`run.sh`:
```
#!/bin/bash
# the make line also repeats each setting of config.mk as NAME=value (left out here)
make -C /OpenROAD-flow-scripts/flow DESIGN_CONFIG=/design/flow/config.mk WORK_HOME=/design/flow/orfs CLKGATE_MAP_FILE= finish
```
`config.mk`:
```
export PLATFORM = sky130hd
export DESIGN_NAME = SVD
export DESIGN_NICKNAME = SVD
export VERILOG_FILES = /design/flow/design.v
export SDC_FILE = /design/flow/constraint.sdc
export NUM_CORES = 4
export LEC_CHECK = 0
export ABC_AREA = 1
export CAP_MARGIN = 20
export CORE_ASPECT_RATIO = 0.97
export CORE_MARGIN = 2
export CORE_UTILIZATION = 71
export CTS_CLUSTER_DIAMETER = 248
export CTS_CLUSTER_SIZE = 46
export GPL_ROUTABILITY_DRIVEN = 1
export HOLD_SLACK_MARGIN = 0.29
export PLACE_DENSITY_LB_ADDON = 0.03
export SLEW_MARGIN = 20
```
`constraint.sdc`:
```
create_clock -name core_clock -period 4.96 [get_ports {clk}]
set_input_delay 0.9920 -clock core_clock [delete_from_list [all_inputs] [get_ports {clk}]]
set_output_delay 0.9920 -clock core_clock [all_outputs]
set_load 0.01 [all_outputs]
```
`design.v`:
```
`timescale 1ns/10ps
module SVD (
    clk,
    rst,
    we,
    oe,
    data_i,
    element_sel,
    ready,
    data_o_UV,
    data_o_S
);
input                clk;
input                rst;
input                we;
input                oe;
input         [1:0]  element_sel;
input         [4:0]  data_i;
output reg           ready;
output        [7:0]  data_o_UV;
output        [6:0]  data_o_S;
parameter STAND_BY   = 3'd0;
parameter DATA_IN    = 3'd1;
parameter CACULATION = 3'd2;
parameter READY      = 3'd3;
parameter DATA_OUT   = 3'd4;
parameter INPUT_0    = 2'd0;
parameter INPUT_1    = 2'd1;
parameter INPUT_2    = 2'd2;
parameter INPUT_3    = 2'd3;
parameter OUTPUT_0   = 2'd0;
parameter OUTPUT_1   = 2'd1;
parameter OUTPUT_2   = 2'd2;
parameter OUTPUT_3   = 2'd3;
wire                 next_start;
wire                 next_output_bit_sel;
wire                 finish;
wire                 ready_next;
reg           [2:0]  state;
reg           [2:0]  next_state;
reg                  start;
reg                  output_bit_sel;
reg           [2:0]  element_cnt;
reg           [2:0]  next_element_cnt;
reg    signed [9:0]  a0_i;
reg    signed [9:0]  a1_i;
reg    signed [9:0]  a2_i;
reg    signed [9:0]  a3_i;
reg    signed [9:0]  next_a0_i;
reg    signed [9:0]  next_a1_i;
reg    signed [9:0]  next_a2_i;
reg    signed [9:0]  next_a3_i;
reg           [7:0]  data_o_UV_r;
reg           [6:0]  data_o_S_r;
wire   signed [13:0] S0, S1, S2, S3;         
wire   signed [7:0]  U0, U1, U2, U3;
wire   signed [7:0]  V0, V1, V2, V3;
reg    signed [10:0] U[0:1][0:1],            
                     U_next[0:1][0:1],
                     V[0:1][0:1],
                     V_next[0:1][0:1];
reg    signed [17:0] S[0:1][0:1],            
                     S_next[0:1][0:1];
reg                  uv_count;
wire                 uv_count_next;
reg           [3:0]  i_count;
wire          [3:0]  i_count_next;
reg                  ref_count;
wire                 ref_count_next;
reg           [1:0]  state_c, 
                     state_c_next;
reg    signed [26:0] temp_S[0:1][0:1];
reg    signed [19:0] temp_U[0:1][0:1],
                     temp_V[0:1][0:1];
parameter UV_COUNT  = 1'd1;
parameter I_COUNT   = 4'd9;
parameter REF_COUNT = 1'd1;
parameter WAIT      = 2'd0;
parameter ROTATE    = 2'd1;
parameter MULTIPLY  = 2'd2;
parameter REFLECT   = 2'd3;
wire signed [17:0] KS  = 18'b0_0000_0000_010_111_100;
wire signed [10:0] KUV = 11'b0_0_100_110_101;
integer i, j;
assign next_start  = (element_cnt == 3'd3 && next_element_cnt == 3'd4)? 1'd1 : 1'd0;
assign next_output_bit_sel = (state == DATA_OUT || state == DATA_IN)? ~output_bit_sel : 1'd0; 
assign finish = (state == DATA_OUT && element_sel == OUTPUT_3 && output_bit_sel == 1'd1)? 1'd1 : 1'd0;
assign data_o_UV   = data_o_UV_r;
assign data_o_S   = data_o_S_r;
always@(*) begin
    case(state)
        STAND_BY:begin
            if(we == 1'd1) next_state = DATA_IN;
            else next_state = STAND_BY;
        end
        DATA_IN:begin
            if(start == 1'd1) next_state = CACULATION;
            else next_state = DATA_IN;
        end
        CACULATION:begin
            if(ready == 1'd1) next_state = READY;
            else next_state = CACULATION;
        end
        READY:begin
            if(oe == 1'd1) next_state = DATA_OUT;
            else next_state = READY;
        end
        DATA_OUT:begin
            if(finish == 1'd1) next_state = STAND_BY;
            else next_state = DATA_OUT;
        end
        default:next_state = state;
    endcase
end
always@(*) begin
    next_a0_i        = a0_i;
    next_a1_i        = a1_i;
    next_a2_i        = a2_i;
    next_a3_i        = a3_i;
    next_element_cnt = 3'd0;
    data_o_UV_r      = 8'd0;
    data_o_S_r       = 7'd0;
    case(state)
        DATA_IN:begin
            case(element_sel)
                INPUT_0: begin
                    if(output_bit_sel == 1'd0) begin
                        next_a0_i[4:0] = data_i;
                        next_element_cnt = element_cnt;
                    end
                    else begin
                        next_a0_i[9:5] = data_i;
                        next_element_cnt = element_cnt + 3'd1;
                    end
                end
                INPUT_1:begin
                    if(output_bit_sel == 1'd0) begin
                        next_a1_i[4:0] = data_i;
                        next_element_cnt = element_cnt;
                    end
                    else begin
                        next_a1_i[9:5] = data_i;
                        next_element_cnt = element_cnt + 3'd1;
                    end
                end
                INPUT_2:begin
                    if(output_bit_sel == 1'd0) begin
                        next_a2_i[4:0] = data_i;
                        next_element_cnt = element_cnt;
                    end
                    else begin
                        next_a2_i[9:5] = data_i;
                        next_element_cnt = element_cnt + 3'd1;
                    end
                end
                INPUT_3:begin 
                    if(output_bit_sel == 1'd0) begin
                        next_a3_i[4:0] = data_i;
                        next_element_cnt = element_cnt;
                    end
                    else begin
                        next_a3_i[9:5] = data_i;
                        next_element_cnt = element_cnt + 3'd1;
                    end
                end
            endcase
        end
        DATA_OUT:begin
            case(element_sel)
                OUTPUT_0: begin
                    if(output_bit_sel == 1'd0) begin
                        data_o_UV_r = U0[7:0];
                        data_o_S_r  = S0[6:0];
                    end
                    else begin
                        data_o_UV_r = V0[7:0];
                        data_o_S_r  = S0[13:7];
                    end
                end
                OUTPUT_1: begin
                    if(output_bit_sel == 1'd0) begin
                        data_o_UV_r = U1[7:0];
                        data_o_S_r  = S1[6:0];
                    end
                    else begin
                        data_o_UV_r = V1[7:0];
                        data_o_S_r  = S1[13:7];
                    end
                end
                OUTPUT_2: begin
                    if(output_bit_sel == 1'd0) begin
                        data_o_UV_r = U2[7:0];
                        data_o_S_r  = S2[6:0];
                    end
                    else begin
                        data_o_UV_r = V2[7:0];
                        data_o_S_r  = S2[13:7];
                    end
                end
                OUTPUT_3: begin
                    if(output_bit_sel == 1'd0) begin
                        data_o_UV_r = U3[7:0];
                        data_o_S_r  = S3[6:0];
                    end
                    else begin
                        data_o_UV_r = V3[7:0];
                        data_o_S_r  = S3[13:7];
                    end
                end
            endcase
        end
        default:begin
            next_a0_i        = a0_i;
            next_a1_i        = a1_i;
            next_a2_i        = a2_i;
            next_a3_i        = a3_i;
            next_element_cnt = 3'd0;
            data_o_UV_r      = 8'd0;
            data_o_S_r       = 7'd0;
        end
    endcase
end
assign uv_count_next  = (state_c == WAIT)? 1'd0: uv_count + 1'b1;
assign i_count_next   = (start == 1'd1 || (uv_count == UV_COUNT && i_count == I_COUNT))? 
                            4'd0: (uv_count == UV_COUNT)? i_count + 4'd1: i_count;
assign ref_count_next = (state_c == MULTIPLY && state_c_next == REFLECT)? 1'd0: ~ref_count;
assign ready_next = (start == 1'd1)? 1'd0: (state_c == REFLECT && ref_count == REF_COUNT)? 1'd1: ready;
assign S0 = S[0][0] >>> 4;
assign S1 = S[0][1] >>> 4;
assign S2 = S[1][0] >>> 4;
assign S3 = S[1][1] >>> 4;
assign U0 = U[0][0] >>> 3;
assign U1 = U[0][1] >>> 3;
assign U2 = U[1][0] >>> 3;
assign U3 = U[1][1] >>> 3;
assign V0 = V[0][0] >>> 3;
assign V1 = V[0][1] >>> 3;
assign V2 = V[1][0] >>> 3;
assign V3 = V[1][1] >>> 3;
always@(*) begin
    state_c_next = state_c;
    case(state_c)
        WAIT:     if(start == 1'd1) state_c_next = ROTATE;
        ROTATE:   if(uv_count == UV_COUNT && i_count == I_COUNT) state_c_next = MULTIPLY;
        MULTIPLY: state_c_next = REFLECT;
        REFLECT:  if(ref_count == REF_COUNT) state_c_next = WAIT;
    endcase
end
always@(*) begin
    temp_S[0][0] = 27'd0;
    temp_S[0][1] = 27'd0;
    temp_S[1][0] = 27'd0;
    temp_S[1][1] = 27'd0;
    temp_U[0][0] = 20'd0;
    temp_U[0][1] = 20'd0;
    temp_U[1][0] = 20'd0;
    temp_U[1][1] = 20'd0;
    temp_V[0][0] = 20'd0;
    temp_V[0][1] = 20'd0;
    temp_V[1][0] = 20'd0;
    temp_V[1][1] = 20'd0;
    S_next[0][0] = S[0][0];
    S_next[0][1] = S[0][1];
    S_next[1][0] = S[1][0];
    S_next[1][1] = S[1][1];
    U_next[0][0] = U[0][0];
    U_next[0][1] = U[0][1];
    U_next[1][0] = U[1][0];
    U_next[1][1] = U[1][1];
    V_next[0][0] = V[0][0];
    V_next[0][1] = V[0][1];
    V_next[1][0] = V[1][0];
    V_next[1][1] = V[1][1];
    case(state_c)
        WAIT: begin
            if(start == 1'd1) begin
                S_next[0][0] = $signed({ {2{a0_i[9]}}, a0_i[8:0], 7'b0 });
                S_next[0][1] = $signed({ {2{a1_i[9]}}, a1_i[8:0], 7'b0 });
                S_next[1][0] = $signed({ {2{a2_i[9]}}, a2_i[8:0], 7'b0 });
                S_next[1][1] = $signed({ {2{a3_i[9]}}, a3_i[8:0], 7'b0 });
                U_next[0][0] = 11'd512;
                U_next[0][1] = 11'd0;
                U_next[1][0] = 11'd0;
                U_next[1][1] = 11'd512;
                V_next[0][0] = 11'd512;
                V_next[0][1] = 11'd0;
                V_next[1][0] = 11'd0;
                V_next[1][1] = 11'd512;
            end
        end
        ROTATE: begin
            if(uv_count == 1'd0 && S[1][0] != $signed(18'd0)) begin  
                if(S[0][0][17] ^ S[1][0][17]) begin
                    S_next[0][0] = S[0][0] - (S[1][0] >>> i_count);
                    S_next[1][0] = S[1][0] + (S[0][0] >>> i_count);
                    S_next[0][1] = S[0][1] - (S[1][1] >>> i_count);
                    S_next[1][1] = S[1][1] + (S[0][1] >>> i_count);
                    U_next[0][0] = U[0][0] - (U[0][1] >>> i_count);
                    U_next[0][1] = U[0][1] + (U[0][0] >>> i_count);
                    U_next[1][0] = U[1][0] - (U[1][1] >>> i_count);
                    U_next[1][1] = U[1][1] + (U[1][0] >>> i_count);
                end
                else begin
                    S_next[0][0] = S[0][0] + (S[1][0] >>> i_count);
                    S_next[1][0] = S[1][0] - (S[0][0] >>> i_count);
                    S_next[0][1] = S[0][1] + (S[1][1] >>> i_count);
                    S_next[1][1] = S[1][1] - (S[0][1] >>> i_count);
                    U_next[0][0] = U[0][0] + (U[0][1] >>> i_count);
                    U_next[0][1] = U[0][1] - (U[0][0] >>> i_count);
                    U_next[1][0] = U[1][0] + (U[1][1] >>> i_count);
                    U_next[1][1] = U[1][1] - (U[1][0] >>> i_count);
                end
            end
            else if(uv_count == 1'd1 && S[0][1] != $signed(18'd0))begin
                if(S[0][0][17] ^ S[0][1][17]) begin  
                    S_next[0][0] = S[0][0] - (S[0][1] >>> i_count);
                    S_next[0][1] = S[0][1] + (S[0][0] >>> i_count);
                    S_next[1][0] = S[1][0] - (S[1][1] >>> i_count);
                    S_next[1][1] = S[1][1] + (S[1][0] >>> i_count);
                    V_next[0][0] = V[0][0] - (V[0][1] >>> i_count);
                    V_next[0][1] = V[0][1] + (V[0][0] >>> i_count);
                    V_next[1][0] = V[1][0] - (V[1][1] >>> i_count);
                    V_next[1][1] = V[1][1] + (V[1][0] >>> i_count);
                end
                else begin
                    S_next[0][0] = S[0][0] + (S[0][1] >>> i_count);
                    S_next[0][1] = S[0][1] - (S[0][0] >>> i_count);
                    S_next[1][0] = S[1][0] + (S[1][1] >>> i_count);
                    S_next[1][1] = S[1][1] - (S[1][0] >>> i_count);
                    V_next[0][0] = V[0][0] + (V[0][1] >>> i_count);
                    V_next[0][1] = V[0][1] - (V[0][0] >>> i_count);
                    V_next[1][0] = V[1][0] + (V[1][1] >>> i_count);
                    V_next[1][1] = V[1][1] - (V[1][0] >>> i_count);
                end
            end
        end
        MULTIPLY: begin
            temp_S[0][0] = KS * S[0][0];
            temp_S[0][1] = KS * S[0][1];
            temp_S[1][0] = KS * S[1][0];
            temp_S[1][1] = KS * S[1][1];
            temp_U[0][0] = KUV * U[0][0];
            temp_U[0][1] = KUV * U[0][1];
            temp_U[1][0] = KUV * U[1][0];
            temp_U[1][1] = KUV * U[1][1];
            temp_V[0][0] = KUV * V[0][0];
            temp_V[0][1] = KUV * V[0][1];
            temp_V[1][0] = KUV * V[1][0];
            temp_V[1][1] = KUV * V[1][1];
            S_next[0][0] = temp_S[0][0] >>> 9; 
            S_next[0][1] = temp_S[0][1] >>> 9; 
            S_next[1][0] = temp_S[1][0] >>> 9; 
            S_next[1][1] = temp_S[1][1] >>> 9; 
            U_next[0][0] = temp_U[0][0] >>> 9; 
            U_next[0][1] = temp_U[0][1] >>> 9; 
            U_next[1][0] = temp_U[1][0] >>> 9; 
            U_next[1][1] = temp_U[1][1] >>> 9; 
            V_next[0][0] = temp_V[0][0] >>> 9; 
            V_next[0][1] = temp_V[0][1] >>> 9; 
            V_next[1][0] = temp_V[1][0] >>> 9; 
            V_next[1][1] = temp_V[1][1] >>> 9; 
        end
        REFLECT: begin
            if(S[ref_count][ref_count][17] == 1'd1) begin
                S_next[0][ref_count] = $signed(~S[0][ref_count] + 18'd1);
                S_next[1][ref_count] = $signed(~S[1][ref_count] + 18'd1);
                V_next[0][ref_count] = $signed(~V[0][ref_count] + 11'd1);
                V_next[1][ref_count] = $signed(~V[1][ref_count] + 11'd1);
            end
        end
    endcase
end
always@(posedge clk or negedge rst) begin
	if(!rst) begin
        state           <= STAND_BY;
        start           <= 1'd0;
        element_cnt     <= 3'd0;
        output_bit_sel  <= 1'd0;
        a0_i            <= 10'd0;
        a1_i            <= 10'd0;
        a2_i            <= 10'd0;
        a3_i            <= 10'd0;
        for(i = 0; i != 2; i = i + 1) begin
            for(j = 0; j != 2; j = j + 1) begin
                S[i][j] <= 18'd0;
                U[i][j] <= 11'd0;
                V[i][j] <= 11'd0;
            end
        end
        ready           <= 1'd1;
        uv_count        <= 1'd0;
        i_count         <= 4'd0;
        ref_count       <= 1'd0;
        state_c         <= WAIT;
	end
	else begin
        state           <= next_state;
        start           <= next_start;
        element_cnt     <= next_element_cnt;
        output_bit_sel  <= next_output_bit_sel;
        a0_i            <= next_a0_i;
        a1_i            <= next_a1_i;
        a2_i            <= next_a2_i;
        a3_i            <= next_a3_i;
        for(i = 0; i != 2; i = i + 1) begin
            for(j = 0; j != 2; j = j + 1) begin
                S[i][j] <= S_next[i][j];
                U[i][j] <= U_next[i][j];
                V[i][j] <= V_next[i][j];
            end
        end
        ready           <= ready_next;
        uv_count        <= uv_count_next;
        i_count         <= i_count_next;
        ref_count       <= ref_count_next;
        state_c         <= state_c_next;
	end
end
endmodule
```
==> qor.yml, run 1 <==
netlist_top_cells_count: "nand2_1, inv_1, ha_1"
ctsHtreeMaxLevel: 1
cts_buffers: 8
die_h_um: 273
yosysTopAreaCellShare: 0.183
largest_area_cell: "ha_1"
ys_async_sr_fraction: 1.00
synth_area_um2: 53200
num_rows: 98
synthAdderAreaFrac: 0.344
clock-sinks: 221
syn_area_per_cell_um2: 6.81
ys_seq_share: 0.104
clk_root_buffer_cell: "clkbuf_16"
initCoreUtil: 0.719
die_w_um: 282
place_congestion: 1.16
hpwl_mm: 161
synth_cell_types: 73
most_common_cell: "nand2_1"
aoi_share: 0.177
logic_family: "adder cells"
chipArea_um2: 77100
ys_cells: 7811
ys.flops: 221
synthTopCellsByArea: "ha_1, fa_1, nand2_1, dfrtp_1, inv_1"
core_area_um2: 73900
edf_count: 0
synthFlopType: "dfrtp_1"
cts_buffer_depth: 3
syn-num-nets: 9026
ys_sh_mux: 0.00228
outcome: "stopped before the end"
portBuffers: 26
ios: 27
yosys-stat-area_um2: 53200
hold_buffers: 0
yosys.area_share.simple: 0.240
synthCells: 7811
synthXorXnorAreaFrac: 0.0217
yosysWarnings: 10
failing_step: "5_1_grt"
-- stage by stage --
stage	instances	instance area [µm²]	hold WS (ns)	utilization	worst slack, ns
4_1_cts	9485	62300	0.469	0.842	-0.133
3_5_place_dp	9335	59400	0.454	0.803	-0.625
3_3_place_gp	9335	59400	0.428	0.803	-0.473
2_1_floorplan	7811	53200	0.403	-	0.0212
-- repair_timing --
action	in CTS
gates resized	431
pin swaps	191
setup buffers	127
gates cloned	16
endpoints found under the setup margin	71
==> run 2, diff against run 1 <==
Settings changed: CAP_MARGIN 20 to 0, CORE_ASPECT_RATIO 0.97 to 0.6, CORE_MARGIN 2 to 4, CORE_UTILIZATION 71 to 43, CTS_CLUSTER_DIAMETER 248 to 243, CTS_CLUSTER_SIZE 46 to default, GPL_ROUTABILITY_DRIVEN 1 to 0, HOLD_SLACK_MARGIN 0.29 to default, MAX_ROUTING_LAYER from default to met4, PLACE_DENSITY_LB_ADDON 0.03 to default, SETUP_SLACK_MARGIN from default to 0.73, TNS_END_PERCENT from default to 95.
Clock period 4.96 ns to 11.6 ns, I/O delays scaled along.
==> qor.yml, run 2 <==
die_h_um: 280  # +2.5%
synthCells: 7811  # unchanged
ys_sh_mux: 0.00228  # unchanged
critical_path.top_delay_family: "buffers and inverters"
path_clk_slew_ns: 0.07
synthAdderAreaFrac: 0.344  # unchanged
overflow: 0
r2r_setup_slack_ns: 4.00
synth_area_um2: 53200  # unchanged
synthXorXnorAreaFrac: 0.0217  # unchanged
outcome: "complete, no violations"
via_count: 54800
ys_cells: 7811  # unchanged
detail_route.wl_per_cell_um: 23.0
route.detailed.drc: 0
min_from: "state_c[0]"
clk_latency_ns: 0.64
ctsResizeCount: 0  # -100%
crit_start: "element_sel[1]"
logic_family: "adder cells"
via_per_inst: 5.86
drt-total-wl_mm: 215
hold_viol: 0
post-route-min-period_ns: 7.74
path_cells: "clkdlybuf4s50_1 -> inv_1 -> nand2_1 -> nor2_1 -> inv_1 -> o22ai_1 -> a2111oi_0 -> nor3_1 -> clkdlybuf4s50_1"
first_iter_violations: 8240
period_used_share: 0.667
chipArea_um2: 129000  # +68%
slew_viol_final: 0
ys_async_sr_fraction: 1.00  # unchanged
worst-slew-pin-transition_ns: 1.35
clock-sinks: 221  # unchanged
drtAntennaViolNets: 0
cts_tree: "done"
maxCapViolations: 0
portBuffers: 26  # unchanged
start_kind: "input pin"
clk_root_buffer_cell: "clkbuf_16"
timing.rr.start: "S[2][16]"
critPathSlowestCell: "clkdlybuf4s50_1"
cts_buffer_depth: 3  # unchanged
crit_required_ns: 9.28
most_common_cell: "nand2_1"
aoi_share: 0.177  # unchanged
hold_buffers: 0  # unchanged
die_w_um: 462  # +64%
syn_area_per_cell_um2: 6.81  # unchanged
yosysTopAreaCellShare: 0.183  # unchanged
hp-class: "flop to flop"
largest_area_cell: "ha_1"
layout.cells.non_filler: 9350
num_rows: 99  # +1.0%
whs_endpoint: "uv_count"
core_area_um2: 122000  # +65%
endpoint_kind: "output pin"
holdPathStages: 1
netlist_top_cells_count: "nand2_1, inv_1, ha_1"
rsz0062_at_grt: "no"
dp_cells: 9292  # -0.46%
synth_cell_types: 73  # unchanged
cp.arrival_ns: 5.42
antenna_found_initial: 6
ctsHtreeMaxLevel: 1  # unchanged
synthTopCellsByArea: "ha_1, fa_1, nand2_1, dfrtp_1, inv_1"
first_pass_iters: 12
grt_pass1_wl_mm: 317
crit_fanout: 10
fin_tns_setup_ns: 0
syn_to_final_growth_pct: 5.23
reg2reg_to: "V[2][10]"
fmax_mhz: 129
syn-num-nets: 9026  # unchanged
grt_start_max_net_pins: 95
synthFlopType: "dfrtp_1"
worst-setup-path-type: "input pin to output pin"
clock_skew_ns: 0.0205
crit_cells: 9
setup_viol: 0
grt_pass1_vias: 48700
cp.buffers_inverters: 4
cts_buffers: 28  # +20
warning_count: 69
grt_use_total: 0.334
fin_nets: 8921
ios: 27  # unchanged
slew_headroom: 0.0951
yosys.area_share.simple: 0.240  # unchanged
endpoint: "data_o_S[4]"
cts_setup_buffers: 0  # -100%
cpPeakStageDelay_ns: 0.67
ys_seq_share: 0.104  # unchanged
yosys-stat-area_um2: 53200  # unchanged
edf_count: 0  # unchanged
worstRegToRegCells: 34
yosysWarnings: 10  # unchanged
hpwl_mm: 171  # +5.8%
initCoreUtil: 0.435  # -0.284
ys.flops: 221  # unchanged
-- run 2: metal layers --
layer / up-vias / wire, µm / global-route usage / part of all wire
met3: 357 / 38800 / 0.158 / 0.18
li1: 25500 / - / - / -
met2: 3579 / 69700 / 0.372 / 0.32
met4: 0 / 6150 / 0.0725 / 0.029
met1: 25400 / 100000 / 0.513 / 0.47
met5: - / 0 / - / 0
-- run 2: through the flow --
| step | utilization | worst slack, ns | cell area [µm²] | hold WS [ns] |
|---|---|---|---|---|
| global placement | 0.450 | 4.06 | 55000 | 0.461 |
| detailed placement | 0.450 | 4.06 | 55000 | 0.462 |
| finish | 0.458 | 3.86 | 55900 | 0.488 |
| floorplan | - | 5.85 | 53200 | 0.403 |
| CTS | 0.458 | 4.08 | 55900 | 0.478 |
| global route | 0.458 | 3.71 | 55900 | 0.505 |
-- run 2: cell type report --
class / count / area [µm²]
Fill cell: 12500 / 66200
Multi-Input combinational cell: 6086 / 41800
Sequential cell: 221 / 5550
Inverter: 1254 / 4720
Tap cell: 1616 / 2020
Timing Repair Buffer: 115 / 933
Clock buffer: 41 / 769
Clock inverter: 11 / 126
Antenna cell: 6 / 15.0
==> run 3, diff against run 2 <==
Settings changed: ABC_AREA 1 to default, CORE_ASPECT_RATIO 0.6 to default, CORE_MARGIN 4 to 2, CORE_UTILIZATION 43 to 72, CTS_CLUSTER_DIAMETER 243 to default, GPL_ROUTABILITY_DRIVEN 0 to default, MAX_ROUTING_LAYER met4 to default, PLACE_DENSITY from default to 0.67, SETUP_SLACK_MARGIN 0.73 to -0.3, TNS_END_PERCENT 95 to 5.
Clock period 11.6 ns to 5.1 ns, I/O delays scaled along.
==> qor.yml, run 3 <==
outcome: "complete, but fails checks"
so_faults: "negative setup slack"
clk_root_buffer_cell: "clkbuf_16"
edf_count: 0  # unchanged
fill_cells: 3702  # -70%
slew_viol_final: 0  # unchanged
crit_fanout: 26  # +16
worstRegToRegCells: 22  # -35%
worst-slew-pin-transition_ns: 1.28  # -0.0700 ns
route.detailed.drc: 0  # unchanged
most_common_cell: "ha_1"
synth_area_um2: 52000  # -2.3%
rsz0062_at_grt: "yes"
yosys-stat-area_um2: 52000  # -2.3%
initCoreUtil: 0.727  # +0.292
path_cells: "buf_4 -> buf_12 -> mux4_2 -> mux4_2 -> or3_4 -> or4b_1 -> or3_4 -> or2_2 -> nand2_1 -> xnor2_1 -> nand2_1 -> o21ai_0 -> ha_1 -> and3_1 -> a21oi_1 -> o21ai_1 -> o41ai_2 -> buf_4 -> o21ai_1 -> xnor2_1 -> mux2i_1 -> o22ai_1"
yosys.area_share.simple: 0.119  # -0.121
syn_to_final_growth_pct: 20.2
ctsHtreeMaxLevel: 1  # unchanged
crit_start: "i_count[1]"
cts_buffers: 29  # +3.6%
cts_tree: "done"
crit_required_ns: 5.61  # -3.67 ns
clk_latency_ns: 0.67  # +0.03 ns
critical_path.top_delay_family: "simple AND/OR/NAND/NOR gates"
ys_sh_mux: 0.0973  # +0.0950
logic_family: "adder cells"
overflow: 0  # unchanged
ys.flops: 221  # unchanged
via_per_inst: 6.85  # +17%
largest_area_cell: "ha_1"
synthXorXnorAreaFrac: 0.0946  # +0.0728
reg2reg_to: "S[3][17]"
first_pass_iters: 15  # +3
crit_cells: 22  # +13
endpoint_kind: "flop"
drt-total-wl_mm: 201  # -6.4%
combGateArea_um2: 43600  # +4.4%
grt_pass1_vias: 54900  # +13%
maxCapViolations: 0  # unchanged
synthAdderAreaFrac: 0.352  # +0.00793
critPathSlowestCell: "or4b_1"
chipArea_um2: 74300  # -43%
first_iter_violations: 8441  # +2.4%
fmax_mhz: 169
ys_seq_share: 0.107  # +0.00240
num_rows: 98  # -1.0%
worst-setup-path-type: "flop to flop"
core_area_um2: 71500  # -41%
setup_viol: 81  # +81
fin_util: 0.874  # +0.416
via_count: 53600  # -2.1%
yosysWarnings: 10  # unchanged
portBuffers: 26  # unchanged
aoi_share: 0.159  # -0.0184
fin_nets: 8069  # -9.6%
pre_cts_ws_ns: -0.916  # -4.98 ns
grt_start_max_net_pins: 112  # +18%
path_clk_slew_ns: 0.07  # about the same
grt_pass1_wl_mm: 304  # -4.2%
detail_route.wl_per_cell_um: 25.7  # +12%
ys_cells: 5994  # -23%
post-route-min-period_ns: 5.90
setup_slack_ns: -0.804  # -4.66 ns
start_kind: "flop"
ios: 27  # unchanged
ys_async_sr_fraction: 1.00  # unchanged
cpPeakStageDelay_ns: 0.55  # -0.12 ns
endpoint: "S[3][17]"
die_w_um: 273  # -41%
hold_viol: 0  # unchanged
cp.arrival_ns: 6.42  # +1.00 ns
warning_count: 77  # +12%
die_h_um: 273  # -2.8%
synthCells: 5994  # -23%
cp.buffers_inverters: 3  # -1
clock_skew_ns: 0.0618  # +0.0413 ns
hold_buffers: 0  # unchanged
syn_area_per_cell_um2: 8.67  # +27%
place_congestion: 1.05
r2r_setup_slack_ns: -0.80  # -4.80 ns
synthFlopType: "dfrtp_1"
drtAntennaViolNets: 0  # unchanged
timing.rr.start: "i_count[1]"
syn-num-nets: 7209  # -20%
hpwl_mm: 149  # -13%
period_used_share: 1.16  # +0.490
netlist_top_cells_count: "ha_1, inv_1, nand2_1"
slew_headroom: 0.149  # +0.0543
regArea_um2: 5570  # +0.25%
synth_cell_types: 100  # +37%
clock-sinks: 221  # unchanged
cts_buffer_depth: 3  # unchanged
yosysTopAreaCellShare: 0.187  # +0.00421
antenna_found_initial: 5  # -1
synthTopCellsByArea: "ha_1, fa_1, dfrtp_1, xnor2_1, inv_1"
grt_use_total: 0.526  # +0.193
hp-class: "input pin to asynchronous set/reset pin"
-- run 3: per-stage QoR --
stage	TNS, ns	instance area, µm²	instances	hold WS [ns]
final	-29.79	62500	7830	0.434
after global routing	-44.54	62500	7826	0.510
after CTS	-18.45	61800	7808	0.482
after detailed placement	-35.34	60400	7745	0.469
after global placement	-22.48	60400	7745	0.462
after floorplan	-17.69	52100	5994	0.438
-- run 3: repair_timing --
action,4_1_cts,5_1_grt
pin swaps,22,49
resized,98,152
buffers inserted,10,20
endpoints found under the setup margin,62,76
gates cloned,0,0
endpoints found under the hold margin,0,0
-- run 3: metal layers --
| metal | wire length, µm | global-route usage | share of wire | up-vias |
|---|---|---|---|---|
| met2 | 85000 | 0.798 | 0.42 | 4516 |
| met4 | 16500 | 0.337 | 0.082 | 10 |
| met1 | 68400 | 0.641 | 0.34 | 25100 |
| li1 | - | - | - | 22500 |
| met3 | 31000 | 0.180 | 0.15 | 1468 |
| met5 | 113 | 0.00578 | 0.00056 | - |
-- run 3: area by class of cell --
class                      instances  share of cell area
sequential                       221              0.0891
clock buffer                      37              0.0126
tap                              950              0.0190
antenna                            4            0.000160
timing repair buffer            1087               0.134
clock inverter                    16             0.00375
multi-input combinational       4808               0.698
inverter                         707              0.0426
==> run 4, diff against run 3 <==
Settings changed: CAP_MARGIN 0 to 40, CORE_ASPECT_RATIO from default to 0.71, CTS_CLUSTER_SIZE from default to 81, HOLD_SLACK_MARGIN from default to 0.27, MAX_ROUTING_LAYER from default to met4, PLACE_DENSITY 0.67 to default, PLACE_DENSITY_LB_ADDON from default to 0.0, SETUP_SLACK_MARGIN -0.3 to 1.73.
Clock period 5.1 ns to 5.95 ns, I/O delays scaled along.
==> qor.yml, run 4 <==
outcome: "complete, but fails checks"
so_faults: "negative setup slack"
syn_to_final_growth_pct: 12.4
most_common_cell: "ha_1"
fill_cells: 4228  # +14%
netlist_top_cells_count: "ha_1, inv_1, nand2_1"
min_from: "state[0]"
portBuffers: 26  # unchanged
ys.flops: 221  # unchanged
edf_count: 0  # unchanged
pre_cts_ws_ns: -0.104  # +0.812 ns
worstRegToRegCells: 22  # unchanged
ys_sh_mux: 0.0973  # unchanged
route.detailed.drc: 0  # unchanged
endpoint_kind: "flop"
worst-setup-path-type: "flop to flop"
ios: 27  # unchanged
cp.buffers_inverters: 2  # -1
place_congestion: 1.08  # +3.2%
die_w_um: 323  # +18%
overflow: 0  # unchanged
aoi_share: 0.159  # unchanged
timing.rr.start: "i_count[0]"
synth_cell_types: 100  # unchanged
rsz0062_at_grt: "yes"
synthXorXnorAreaFrac: 0.0946  # unchanged
cts_buffers: 28  # -3.4%
die_h_um: 230  # -16%
num_rows: 82  # -16%
whs_endpoint: "state[0]"
slew_viol_final: 0  # unchanged
grt_pass1_wl_mm: 282  # -7.1%
crit_start: "i_count[0]"
drt-total-wl_mm: 199  # -1.0%
synthTopCellsByArea: "ha_1, fa_1, dfrtp_1, xnor2_1, inv_1"
start_kind: "flop"
holdPathStages: 2
synth_area_um2: 52000  # unchanged
first_pass_iters: 17  # +2
syn-num-nets: 7209  # unchanged
via_per_inst: 7.09  # +3.5%
hp-class: "flop to flop"
fin_util: 0.822  # -0.0517
setup_slack_ns: -0.0489  # +0.755 ns
clk_root_buffer_cell: "clkbuf_16"
critical_path.top_delay_family: "AND-OR/OR-AND gates"
crit_cells: 22  # unchanged
yosysWarnings: 10  # unchanged
syn_area_per_cell_um2: 8.67  # unchanged
worst-slew-pin-transition_ns: 1.14  # -0.139 ns
core_area_um2: 71000  # -0.68%
crit_required_ns: 6.46  # +0.85 ns
clock_skew_ns: 0.0160  # -0.0458 ns
grt_use_total: 0.510  # -0.0168
yosysTopAreaCellShare: 0.187  # unchanged
chipArea_um2: 74400  # about the same
setup_viol: 1  # -99%
cts_tree: "done"
logic_family: "adder cells"
yosys-stat-area_um2: 52000  # unchanged
ys_async_sr_fraction: 1.00  # unchanged
grt_start_max_net_pins: 103  # -8.0%
warning_count: 75  # -2.6%
first_iter_violations: 9071  # +7.5%
via_count: 51000  # -4.9%
fmax_mhz: 167  # -1.6%
slew_headroom: 0.238  # +0.0884
period_used_share: 1.01  # -0.149
reg2reg_to: "S[1][17]"
ys_seq_share: 0.107  # unchanged
initCoreUtil: 0.732  # +0.00500
synthAdderAreaFrac: 0.352  # unchanged
fin_nets: 7414  # -8.1%
maxCapViolations: 0  # unchanged
cts_buffer_depth: 3  # unchanged
fin_tns_setup_ns: -0.0489  # +29.74 ns
drtAntennaViolNets: 0  # unchanged
r2r_setup_slack_ns: -0.05  # +0.75 ns
path_clk_slew_ns: 0.07  # about the same
clock-sinks: 221  # unchanged
hpwl_mm: 143  # -3.7%
cpPeakStageDelay_ns: 0.55  # about the same
grt_pass1_vias: 48300  # -12%
post-route-min-period_ns: 6.00  # +0.0954 ns
critPathSlowestCell: "dfrtp_4"
largest_area_cell: "ha_1"
crit_fanout: 7  # -73%
ys_cells: 5994  # unchanged
clk_latency_ns: 0.61  # -0.06 ns
antenna_found_initial: 8  # +3
cp.arrival_ns: 6.51  # +0.09 ns
endpoint: "S[1][17]"
hold_viol: 0  # unchanged
synthCells: 5994  # unchanged
ctsHtreeMaxLevel: 1  # unchanged
path_cells: "buf_8 -> mux2_4 -> o21a_1 -> mux4_2 -> or4_4 -> a211o_1 -> a211o_1 -> nand3b_4 -> or2_4 -> nor3_1 -> o311ai_1 -> xor2_1 -> o21ai_2 -> ha_4 -> nor4b_2 -> o21ai_2 -> o221ai_2 -> a31o_2 -> buf_4 -> nor4_1 -> a311oi_1 -> a41oi_1"
yosys.area_share.simple: 0.119  # unchanged
synthFlopType: "dfrtp_1"
detail_route.wl_per_cell_um: 27.7  # +7.7%
[run 4: metrics by stage]
| step | hold WS [ns] | area, µm² | std cells |
|---|---|---|---|
| 6_report | 0.491 | 58400 | 7195 |
| 4_1_cts | 0.483 | 56500 | 7119 |
| 2_1_floorplan | 0.438 | 52300 | 5994 |
| 3_3_place_gp | 0.465 | 55100 | 7031 |
| 3_5_place_dp | 0.468 | 55100 | 7035 |
| 5_1_grt | 0.520 | 58400 | 7194 |
[run 4: layer usage]
layer	up-vias	share of wire	GRT usage
met1	24000	0.36	0.679
met2	4557	0.40	0.699
met5	-	0	-
met3	1210	0.18	0.207
met4	0	0.056	0.172
li1	21200	-	-
[run 4: timing repair]
action / in CTS / in global routing
resized: 38 / 310
setup endpoints to repair: 160 / 163
pin swaps: 20 / 133
buffers inserted: 32 / 59
cloned: 0 / 3
hold buffers: 0 / 0
[run 4: area by class of cell]
type                    instances  area [µm²]  share of cell area
multi-input cells            4808       44300               0.759
flip-flops and latches        221        5580              0.0955
repair buffers                433        3690              0.0632
inverters                     707        2660              0.0455
well taps                     966        1210              0.0207
clock buffers                  34         753              0.0129
clock inverters                18         185             0.00317
diodes                          8        20.0            0.000343
==> run 5, diff against run 4 <==
Settings changed: CAP_MARGIN 40 to 0, CORE_ASPECT_RATIO 0.71 to 0.97, CORE_UTILIZATION 72 to 43, CTS_CLUSTER_DIAMETER from default to 248, CTS_CLUSTER_SIZE 81 to default, GPL_ROUTABILITY_DRIVEN from default to 0, HOLD_SLACK_MARGIN 0.27 to default, PLACE_DENSITY_LB_ADDON 0.0 to default, SETUP_SLACK_MARGIN 1.73 to -0.59, TNS_END_PERCENT 5 to 95.
Clock period 5.95 ns to 11.6 ns, I/O delays scaled along.
==> qor.yml, run 5 <==
outcome: "complete, no violations"
grt_pass1_wl_mm: 262  # -7.1%
endpoint_kind: "output pin"
synthAdderAreaFrac: 0.352  # unchanged
detail_route.wl_per_cell_um: 22.5  # -19%
ys_seq_share: 0.107  # unchanged
route.detailed.drc: 0  # unchanged
combGateArea_um2: 42800  # -3.4%
ys_cells: 5994  # unchanged
ctsHtreeMaxLevel: 1  # unchanged
syn_to_final_growth_pct: 5.87
synthXorXnorAreaFrac: 0.0946  # unchanged
critPathSlowestCell: "a311oi_1"
post-route-min-period_ns: 8.05
clk_latency_ns: 0.65  # +0.04 ns
maxCapViolations: 0  # unchanged
fmax_mhz: 124
netlist_top_cells_count: "ha_1, inv_1, nand2_1"
synthFlopType: "dfrtp_1"
r2r_setup_slack_ns: 3.87  # +3.92 ns
crit_start: "element_sel[0]"
synth_cell_types: 100  # unchanged
crit_top_cell: "a21oi_1"
clk_root_buffer_cell: "clkbuf_16"
yosys.area_share.simple: 0.119  # unchanged
cts_buffers: 30  # +7.1%
regArea_um2: 5560  # -0.25%
aoi_share: 0.159  # unchanged
most_common_cell: "ha_1"
fin_tns_setup_ns: 0  # +0.0489 ns
grt_use_total: 0.280  # -0.230
hpwl_mm: 127  # -12%
grt_start_max_net_pins: 103  # unchanged
ys.flops: 221  # unchanged
die_h_um: 346  # +50%
hold_buffers: 0  # unchanged
rsz0062_at_grt: "no"
period_used_share: 0.694  # -0.315
yosysTopAreaCellShare: 0.187  # unchanged
path_cells: "buf_2 -> buf_4 -> inv_1 -> nor2_1 -> a221oi_1 -> a21oi_1 -> a21oi_1 -> a311oi_1 -> clkdlybuf4s50_1"
overflow: 0  # unchanged
ys_sh_mux: 0.0973  # unchanged
portBuffers: 26  # unchanged
cts_setup_buffers: 0  # -100%
timing.rr.start: "i_count[1]"
synthTopCellsByArea: "ha_1, fa_1, dfrtp_1, xnor2_1, inv_1"
slew_viol_final: 0  # unchanged
yosysWarnings: 10  # unchanged
die_w_um: 357  # +11%
pre_cts_ws_ns: 3.60  # +3.71 ns
first_pass_iters: 6  # -11
yosys-stat-area_um2: 52000  # unchanged
fin_util: 0.459  # -0.363
slew_headroom: 0.206  # -0.0319
antenna_found_initial: 3  # -5
reg2reg_to: "S[2][16]"
cts_buffer_depth: 3  # unchanged
largest_area_cell: "ha_1"
start_kind: "input pin"
holdPathStages: 1  # -1
synthCells: 5994  # unchanged
fill_cells: 11800  # +180%
cts_tree: "done"
crit_cells: 9  # -59%
hold_viol: 0  # unchanged
syn_area_per_cell_um2: 8.67  # unchanged
drtAntennaViolNets: 0  # unchanged
edf_count: 0  # unchanged
ys_async_sr_fraction: 1.00  # unchanged
chipArea_um2: 124000  # +66%
grt_pass1_vias: 43700  # -9.5%
core_area_um2: 120000  # +69%
via_per_inst: 5.96  # -16%
cpPeakStageDelay_ns: 0.81  # +0.26 ns
via_count: 44700  # -12%
ios: 27  # unchanged
fin_nets: 7108  # -4.1%
synth_area_um2: 52000  # unchanged
whs_endpoint: "uv_count"
hp-class: "flop to flop"
num_rows: 125  # +52%
crit_required_ns: 9.28  # +2.82 ns
ctsResizeCount: 0  # -100%
clock-sinks: 221  # unchanged
worstRegToRegCells: 25  # +14%
diodes: 0  # -8
initCoreUtil: 0.434  # -0.298
syn-num-nets: 7209  # unchanged
cp.buffers_inverters: 4  # +2
worst-setup-path-type: "input pin to output pin"
warning_count: 71  # -5.3%
first_iter_violations: 4163  # -54%
worst-slew-pin-transition_ns: 1.18  # +0.0448 ns
logic_family: "adder cells"
crit_fanout: 52  # +45
min_from: "state_c[0]"
critical_path.top_delay_family: "buffers and inverters"
setup_slack_ns: 3.55  # +3.60 ns
cp.arrival_ns: 5.73  # -0.78 ns
setup_viol: 0  # -1
endpoint: "data_o_UV[1]"
drt-total-wl_mm: 169  # -15%
path_clk_slew_ns: 0.07  # about the same
clock_skew_ns: 0.0323  # +0.0163 ns
## run 5: metrics by stage
stage | cell area (µm²) | hold slack, ns | cells
after floorplan | 52000 | 0.438 | 5994
after global placement | 54000 | 0.471 | 7448
after detailed placement | 54000 | 0.477 | 7448
after CTS | 55000 | 0.476 | 7503
after global routing | 55000 | 0.504 | 7503
final | 55000 | 0.485 | 7503
## run 5: cell type report
| class | instances | area share |
|---|---|---|
| tap | 1587 | 0.0361 |
| inverter | 707 | 0.0482 |
| sequential | 221 | 0.101 |
| clock buffer | 43 | 0.0166 |
| clock inverter | 12 | 0.00164 |
| multi-input combinational | 4808 | 0.778 |
| timing repair buffer | 125 | 0.0182 |
## run 5: metal layers
| layer | wire length (µm) | GRT usage | share of wire | vias to the layer above |
|---|---|---|---|---|
| met5 | 0 | - | 0 | - |
| met3 | 13100 | 0.0369 | 0.078 | 358 |
| met4 | 6950 | 0.0954 | 0.041 | 0 |
| li1 | - | - | - | 20600 |
| met1 | 72600 | 0.375 | 0.43 | 22000 |
| met2 | 76000 | 0.434 | 0.45 | 1825 |
==> run 6, diff against run 5 <==
Settings changed: ABC_AREA from default to 1, CORE_ASPECT_RATIO 0.97 to 0.5, CORE_UTILIZATION 43 to 72, CTS_CLUSTER_DIAMETER 248 to 367, CTS_CLUSTER_SIZE from default to 95, GPL_ROUTABILITY_DRIVEN 0 to default, MAX_ROUTING_LAYER met4 to default, PLACE_DENSITY from default to 0.4, SETUP_SLACK_MARGIN -0.59 to -0.44, TNS_END_PERCENT 95 to default.
Clock period 11.6 ns to 4.42 ns, I/O delays scaled along.
==> qor.yml, run 6 <==
outcome: "stopped before the end"
failing_step: "5_1_grt"
error_line: "[ERROR GRT-0116] Global routing finished with congestion. Check the congestion regions in the DRC Viewer."
portBuffers: 26  # unchanged
ys_seq_share: 0.104  # -0.00240
logic_family: "adder cells"
yosysTopAreaCellShare: 0.183  # -0.00421
num_rows: 70  # -44%
netlist_top_cells_count: "nand2_1, inv_1, ha_1"
cts_buffer_depth: 3  # unchanged
aoi_share: 0.177  # +0.0184
synthFlopType: "dfrtp_1"
ys.flops: 221  # unchanged
overflow: 4
synth_cell_types: 73  # -27%
syn-num-nets: 9026  # +25%
syn_area_per_cell_um2: 6.81  # -21%
post_dp_cell_area_um2: 64200  # +19%
yosys-stat-area_um2: 53200  # +2.3%
hpwl_mm: 173  # +37%
initCoreUtil: 0.728  # +0.294
clock-sinks: 221  # unchanged
cts_buffers: 6  # -80%
ys_async_sr_fraction: 1.00  # unchanged
clk_root_buffer_cell: "clkbuf_16"
edf_count: 0  # unchanged
ios: 27  # unchanged
most_common_cell: "nand2_1"
ys_sh_mux: 0.00228  # -0.0950
hold_buffers: 0  # unchanged
place_congestion: 1.16
synth_area_um2: 53200  # +2.3%
chipArea_um2: 76100  # -38%
yosys.area_share.simple: 0.240  # +0.121
synthXorXnorAreaFrac: 0.0217  # -0.0728
core_area_um2: 73000  # -39%
grt_use_total: 0.717
yosysWarnings: 10  # unchanged
synthAdderAreaFrac: 0.344  # -0.00793
die_w_um: 388  # +8.8%
synthTopCellsByArea: "ha_1, fa_1, nand2_1, dfrtp_1, inv_1"
pre_cts_ws_ns: -0.954  # -4.56 ns
die_h_um: 196  # -43%
largest_area_cell: "ha_1"
ctsHtreeMaxLevel: 1  # unchanged
synthCells: 7811  # +30%
ys_cells: 7811  # +30%
[run 6: repair_timing]
action	CTS
endpoints found under the setup margin	74
pin swaps	110
resized	362
cloned	6
buffers inserted	104
[run 6: per-stage QoR]
stage | cells | TNS, ns | hold slack, ns
2_1_floorplan | 7811 | -10.71 | 0.403
3_5_place_dp | 9938 | -56.51 | 0.474
4_1_cts | 10000 | -44.85 | 0.277
3_3_place_gp | 9938 | -35.17 | 0.464
[run 6: metal layers]
metal | GRT usage | overflow
met1 | 0.734 | 0
met2 | 0.910 | 2
met3 | 0.533 | 0
met4 | 0.654 | 2
met5 | 0.323 | 0
==> run 7, diff against run 6 <==
Settings changed: ABC_AREA 1 to default, CAP_MARGIN 0 to 20, CORE_ASPECT_RATIO 0.5 to default, CTS_CLUSTER_DIAMETER 367 to default, CTS_CLUSTER_SIZE 95 to default, PLACE_DENSITY 0.4 to 0.67, SETUP_SLACK_MARGIN -0.44 to 1.58, TNS_END_PERCENT from default to 5.
Clock period 4.42 ns to 5.46 ns, I/O delays scaled along.
==> qor.yml, run 7 <==
crit_fanout: 6
crit_top_cell: "a211o_1"
synthCells: 5994  # -23%
ios: 27  # unchanged
reg2reg_to: "S[1][17]"
critical_path.top_delay_family: "AND-OR/OR-AND gates"
ys_cells: 5994  # -23%
fin_util: 0.848
cts_buffers: 29  # +23
worst-slew-pin-transition_ns: 1.14
warning_count: 77
setup_slack_ns: -0.401
fin_tns_setup_ns: -4.74
hold_viol: 0
route.detailed.drc: 0
setup_viol: 29
synthTopCellsByArea: "ha_1, fa_1, dfrtp_1, xnor2_1, inv_1"
crit_required_ns: 5.94
so_faults: "negative setup slack"
outcome: "complete, but fails checks"
synth_area_um2: 52000  # -2.3%
start_kind: "flop"
ctsHtreeMaxLevel: 1  # unchanged
cts_tree: "done"
combGateArea_um2: 44100
grt_pass1_wl_mm: 284
post-route-min-period_ns: 5.86
clk_latency_ns: 0.65
synth_cell_types: 100  # +37%
aoi_share: 0.159  # -0.0184
critPathSlowestCell: "or4_1"
syn_to_final_growth_pct: 16.6
via_count: 50700
drt-total-wl_mm: 186
synthAdderAreaFrac: 0.352  # +0.00793
hpwl_mm: 141  # -18%
worst-setup-path-type: "flop to flop"
chipArea_um2: 74300  # -2.4%
grt_use_total: 0.489
antenna_found_initial: 8
syn_area_per_cell_um2: 8.67  # +27%
yosysTopAreaCellShare: 0.187  # +0.00421
cts_buffer_depth: 3  # unchanged
maxCapViolations: 0
cp.arrival_ns: 6.34
slew_viol_final: 0
path_clk_slew_ns: 0.07
path_cells: "buf_6 -> mux2_4 -> o21a_1 -> mux4_2 -> or4_1 -> a211o_1 -> a211o_1 -> nand3b_4 -> or2_4 -> nor2_2 -> nand2_1 -> o311ai_1 -> xor2_1 -> o21ai_2 -> ha_2 -> nor4b_1 -> buf_4 -> o21ai_4 -> o221ai_2 -> a31o_2 -> nor4_1 -> a311oi_1 -> a41oi_1"
num_rows: 98  # +40%
logic_family: "adder cells"
cpPeakStageDelay_ns: 0.54
initCoreUtil: 0.727  # -0.000897
regArea_um2: 5600
detail_route.wl_per_cell_um: 24.8
netlist_top_cells_count: "ha_1, inv_1, nand2_1"
synthFlopType: "dfrtp_1"
die_w_um: 273  # -30%
yosysWarnings: 10  # unchanged
crit_cells: 23
portBuffers: 26  # unchanged
period_used_share: 1.07
overflow: 0
first_pass_iters: 13
endpoint: "S[1][17]"
ys.flops: 221  # unchanged
synthXorXnorAreaFrac: 0.0946  # +0.0728
worstRegToRegCells: 23
clk_root_buffer_cell: "clkbuf_16"
clock-sinks: 221  # unchanged
via_per_inst: 6.76
fill_cells: 4180
finish.instance_area_um2: 60600
die_h_um: 273  # +39%
first_iter_violations: 6483
endpoint_kind: "flop"
syn-num-nets: 7209  # -20%
yosys.area_share.simple: 0.119  # -0.121
largest_area_cell: "ha_1"
cp.buffers_inverters: 2
crit_start: "i_count[0]"
fmax_mhz: 171
slew_headroom: 0.238
edf_count: 0  # unchanged
post_dp_cell_area_um2: 58200  # -9.4%
r2r_setup_slack_ns: -0.40
hp-class: "input pin to asynchronous set/reset pin"
clock_skew_ns: 0.0319
ys_sh_mux: 0.0973  # +0.0950
timing.rr.start: "i_count[0]"
place_congestion: 1.02  # -12%
rsz0062_at_grt: "yes"
grt_pass1_vias: 51400
fin_nets: 7747
ys_seq_share: 0.107  # +0.00240
core_area_um2: 71500  # -2.1%
most_common_cell: "ha_1"
ys_async_sr_fraction: 1.00  # unchanged
grt_start_max_net_pins: 101
yosys-stat-area_um2: 52000  # -2.3%
drtAntennaViolNets: 0
[run 7: cell type report]
cell class                      instances  share of cell area
Multi-Input combinational cell       4808               0.728
Timing Repair Buffer                  765               0.101
Sequential cell                       221              0.0925
Inverter                              707              0.0440
Tap cell                              950              0.0196
Clock buffer                           38              0.0129
Clock inverter                         15             0.00254
Antenna cell                            1           0.0000413
[run 7: timing repair]
item,4_1_cts,5_1_grt
buffers inserted,11,4
gates cloned,3,0
pin swaps,50,77
resized,162,216
endpoints found under the setup margin,165,161
hold buffers,0,0
[run 7: metal layers]
layer,routed length (µm),part of all wire,up-vias,track usage
met2,80400,0.43,3701,0.755
met3,26200,0.14,1038,0.140
met4,12300,0.066,12,0.264
li1,-,-,21800,-
met1,66900,0.36,24100,0.622
met5,171,0.00092,-,0
[run 7: through the flow]
step           cells  setup WS, ns  hold WS [ns]
2_1_floorplan   5994        -0.408         0.438
4_1_cts         7500        -0.332         0.442
5_1_grt         7504        -0.597         0.459
3_3_place_gp    7433        -0.303         0.469
3_5_place_dp    7433        -0.403         0.473
6_report        7505        -0.401         0.399
==> run 8, diff against run 7 <==
Settings changed: ABC_AREA from default to 1, CAP_MARGIN 20 to 0, CORE_ASPECT_RATIO from default to 0.5, CORE_UTILIZATION 72 to 71, CTS_CLUSTER_DIAMETER from default to 232, PLACE_DENSITY 0.67 to default, PLACE_DENSITY_LB_ADDON from default to 0.01, SETUP_SLACK_MARGIN 1.58 to 1.44, TNS_END_PERCENT 5 to default.
Clock period 5.46 ns to 5.14 ns, I/O delays scaled along.
==> qor.yml, run 8 <==
cts_buffer_depth: 3  # unchanged
dp_cells: 8909  # +20%
portBuffers: 26  # unchanged
netlist_top_cells_count: "nand2_1, inv_1, ha_1"
ys_cells: 7811  # +30%
yosys-stat-area_um2: 53200  # +2.3%
synthAdderAreaFrac: 0.344  # -0.00793
hold_buffers: 0  # unchanged
synthTopCellsByArea: "ha_1, fa_1, nand2_1, dfrtp_1, inv_1"
ios: 27  # unchanged
synth_area_um2: 53200  # +2.3%
error_line: "[ERROR GRT-0232] Routing congestion too high. Check the congestion heatmap in the GUI."
outcome: "stopped before the end"
die_w_um: 391  # +43%
syn-num-nets: 9026  # +25%
ys.flops: 221  # unchanged
synthFlopType: "dfrtp_1"
synth_cell_types: 73  # -27%
post_dp_cell_area_um2: 57000  # -2.1%
place_congestion: 1.19  # +17%
pre_cts_ws_ns: -0.131  # +0.272 ns
yosys.area_share.simple: 0.240  # +0.121
most_common_cell: "nand2_1"
ys_async_sr_fraction: 1.00  # unchanged
hpwl_mm: 159  # +13%
ys_seq_share: 0.104  # -0.00240
num_rows: 70  # -29%
clock-sinks: 221  # unchanged
syn_area_per_cell_um2: 6.81  # -21%
grt_use_total: 0.922
initCoreUtil: 0.723  # -0.00430
yosysTopAreaCellShare: 0.183  # -0.00421
overflow: 1504
logic_family: "adder cells"
largest_area_cell: "ha_1"
chipArea_um2: 77200  # +3.9%
synthCells: 7811  # +30%
ctsHtreeMaxLevel: 1  # unchanged
failing_step: "5_1_grt"
die_h_um: 197  # -28%
ys_sh_mux: 0.00228  # -0.0950
synthXorXnorAreaFrac: 0.0217  # -0.0728
edf_count: 0  # unchanged
yosysWarnings: 10  # unchanged
clk_root_buffer_cell: "clkbuf_16"
aoi_share: 0.177  # +0.0184
core_area_um2: 73600  # +2.9%
cts_buffers: 25  # -14%
## run 8: per-layer routing
| metal | track usage | GRT overflow |
|---|---|---|
| met5 | 0.715 | 21 |
| met4 | 0.956 | 434 |
| met3 | 0.844 | 138 |
| met2 | 1.03 | 786 |
| met1 | 0.892 | 125 |
## run 8: repair_timing
action | 4_1_cts
pin swaps | 158
setup endpoints to repair | 170
cloned | 4
resized | 278
setup buffers | 159
## run 8: through the flow
step | hold slack (ns) | setup TNS [ns]
2_1_floorplan | 0.403 | 0
3_3_place_gp | 0.421 | -0.0389
3_5_place_dp | 0.445 | -0.364
4_1_cts | 0.444 | 0
==> run 9, diff against run 8 <==
Settings changed: CAP_MARGIN 0 to 20, CORE_ASPECT_RATIO 0.5 to default, CORE_UTILIZATION 71 to 62, CTS_CLUSTER_DIAMETER 232 to default, SETUP_SLACK_MARGIN 1.44 to default.
Clock period 5.14 ns to 8.06 ns, I/O delays scaled along.
==> qor.yml, run 9 <==
outcome: "complete, no violations"
yosys-stat-area_um2: 53200  # unchanged
cts_tree: "done"
clock_skew_ns: 0.0273
overflow: 0
syn_to_final_growth_pct: 3.96
ys_sh_mux: 0.00228  # unchanged
hp-class: "flop to flop"
cts_buffer_depth: 3  # unchanged
clk_latency_ns: 0.64
worst-slew-pin-transition_ns: 1.09
crit_start: "S[2][16]"
synthXorXnorAreaFrac: 0.0217  # unchanged
post-route-min-period_ns: 7.15
grt_pass1_vias: 51300
ys.flops: 221  # unchanged
pre_cts_ws_ns: 1.34  # +1.48 ns
cp.buffers_inverters: 3
synthCells: 7811  # unchanged
critical_path.top_delay_family: "simple AND/OR/NAND/NOR gates"
aoi_share: 0.177  # unchanged
synthTopCellsByArea: "ha_1, fa_1, nand2_1, dfrtp_1, inv_1"
die_h_um: 297  # +50%
period_used_share: 0.887
syn_area_per_cell_um2: 6.81  # unchanged
r2r_setup_slack_ns: 0.91
antenna_found_initial: 10
timing.rr.start: "S[2][16]"
cp.arrival_ns: 7.68
edf_count: 0  # unchanged
crit_required_ns: 8.59
core_area_um2: 85000  # +16%
drt-total-wl_mm: 194
ys_cells: 7811  # unchanged
crit_top_cell: "nand2_1"
yosys.area_share.simple: 0.240  # unchanged
place_congestion: 1.07  # -10%
largest_area_cell: "ha_1"
endpoint: "V[1][10]"
layout.cells.non_filler: 8852
cpPeakStageDelay_ns: 0.74
logic_family: "adder cells"
rsz0062_at_grt: "no"
slew_viol_final: 0
netlist_top_cells_count: "nand2_1, inv_1, ha_1"
fin_tns_setup_ns: 0
ctsHtreeMaxLevel: 1  # unchanged
warning_count: 75
synth_cell_types: 73  # unchanged
grt_pass1_wl_mm: 298
grt_start_max_net_pins: 145
fmax_mhz: 140
ys_seq_share: 0.104  # unchanged
synthAdderAreaFrac: 0.344  # unchanged
critPathSlowestCell: "o21ai_1"
slew_headroom: 0.255
syn-num-nets: 9026  # unchanged
endpoint_kind: "flop"
dp_cells: 8791  # -1.3%
hold_viol: 0
path_clk_slew_ns: 0.06
detail_route.wl_per_cell_um: 21.9
hpwl_mm: 152  # -4.3%
first_pass_iters: 8
holdPathStages: 2
synthFlopType: "dfrtp_1"
crit_fanout: 85
ctsResizeCount: 0  # -100%
portBuffers: 26  # unchanged
worst-setup-path-type: "flop to flop"
via_count: 54600
worstRegToRegCells: 35
min_from: "a0_i[1]"
cts_buffers: 31  # +24%
setup_slack_ns: 0.913
maxCapViolations: 0
synth_area_um2: 53200  # unchanged
route.detailed.drc: 0
most_common_cell: "nand2_1"
crit_cells: 35
initCoreUtil: 0.625  # -0.0972
cts_setup_buffers: 0  # -100%
clk_root_buffer_cell: "clkbuf_16"
first_iter_violations: 7335
yosysTopAreaCellShare: 0.183  # unchanged
ys_async_sr_fraction: 1.00  # unchanged
drtAntennaViolNets: 0
grt_use_total: 0.433
clock-sinks: 221  # unchanged
yosysWarnings: 10  # unchanged
chipArea_um2: 88100  # +14%
via_per_inst: 6.17
setup_viol: 0
fin_nets: 8895
die_w_um: 297  # -24%
start_kind: "flop"
whs_endpoint: "a0_i[1]"
reg2reg_to: "V[1][10]"
num_rows: 107  # +53%
hold_buffers: 0  # unchanged
ios: 27  # unchanged
-- run 9: per-layer routing --
metal  vias to the layer above  track usage  part of all wire
met5                         -            0           0.00055
met4                        13        0.151             0.042
met3                       511        0.112              0.14
met2                      3334        0.626              0.40
met1                     25300        0.623              0.41
li1                      25400            -                 -
-- run 9: cell type report --
type | count | area (µm²)
Clock inverter | 13 | 131
Sequential cell | 221 | 5550
Inverter | 1254 | 4720
Tap cell | 1144 | 1430
Multi-Input combinational cell | 6086 | 41800
Timing Repair Buffer | 86 | 741
Clock buffer | 42 | 887
Antenna cell | 6 | 15.0
Fill cell | 7737 | 29700
-- run 9: per-stage QoR --
stage                     hold WS (ns)  cell area (µm²)  utilization
after global placement           0.461            54200        0.638
final                            0.481            55300        0.650
after global routing             0.510            55200        0.650
after CTS                        0.482            55200        0.650
after detailed placement         0.468            54200        0.638
after floorplan                  0.403            53200            -
==> run 10, diff against run 9 <==
Settings changed: CAP_MARGIN 20 to 0, CELL_PAD_IN_SITES_GLOBAL_PLACEMENT from default to 3, CORE_ASPECT_RATIO from default to 0.6, CORE_MARGIN 2 to 4, CORE_UTILIZATION 62 to 65, CTS_CLUSTER_DIAMETER from default to 243, GPL_ROUTABILITY_DRIVEN from default to 0, HOLD_SLACK_MARGIN from default to 0.27, MAX_ROUTING_LAYER from default to met4, PLACE_DENSITY_LB_ADDON 0.01 to default, SETUP_SLACK_MARGIN from default to 0.73, TNS_END_PERCENT from default to 95.
Clock period 8.06 ns to 11.6 ns, I/O delays scaled along.
==> qor.yml, run 10 <==
syn_area_per_cell_um2: 6.81  # unchanged
syn-num-nets: 9026  # unchanged
core_area_um2: 80300  # -5.6%
ys_cells: 7811  # unchanged
yosys.area_share.simple: 0.240  # unchanged
most_common_cell: "nand2_1"
outcome: "stopped before the end"
aoi_share: 0.177  # unchanged
synthAdderAreaFrac: 0.344  # unchanged
edf_count: 0  # unchanged
error_line: "[ERROR GPL-0301] Utilization 153.997 % exceeds 100%."
chipArea_um2: 86600  # -1.7%
ys_sh_mux: 0.00228  # unchanged
yosys-stat-area_um2: 53200  # unchanged
initCoreUtil: 0.662  # +0.0369
synthCells: 7811  # unchanged
num_rows: 80  # -25%
synth_cell_types: 73  # unchanged
die_w_um: 377  # +27%
synthXorXnorAreaFrac: 0.0217  # unchanged
logic_family: "adder cells"
ys.flops: 221  # unchanged
yosysTopAreaCellShare: 0.183  # unchanged
failing_step: "3_1_place_gp_skip_io"
synthTopCellsByArea: "ha_1, fa_1, nand2_1, dfrtp_1, inv_1"
largest_area_cell: "ha_1"
synthFlopType: "dfrtp_1"
ys_seq_share: 0.104  # unchanged
yosysWarnings: 10  # unchanged
ys_async_sr_fraction: 1.00  # unchanged
die_h_um: 230  # -23%
synth_area_um2: 53200  # unchanged
netlist_top_cells_count: "nand2_1, inv_1, ha_1"
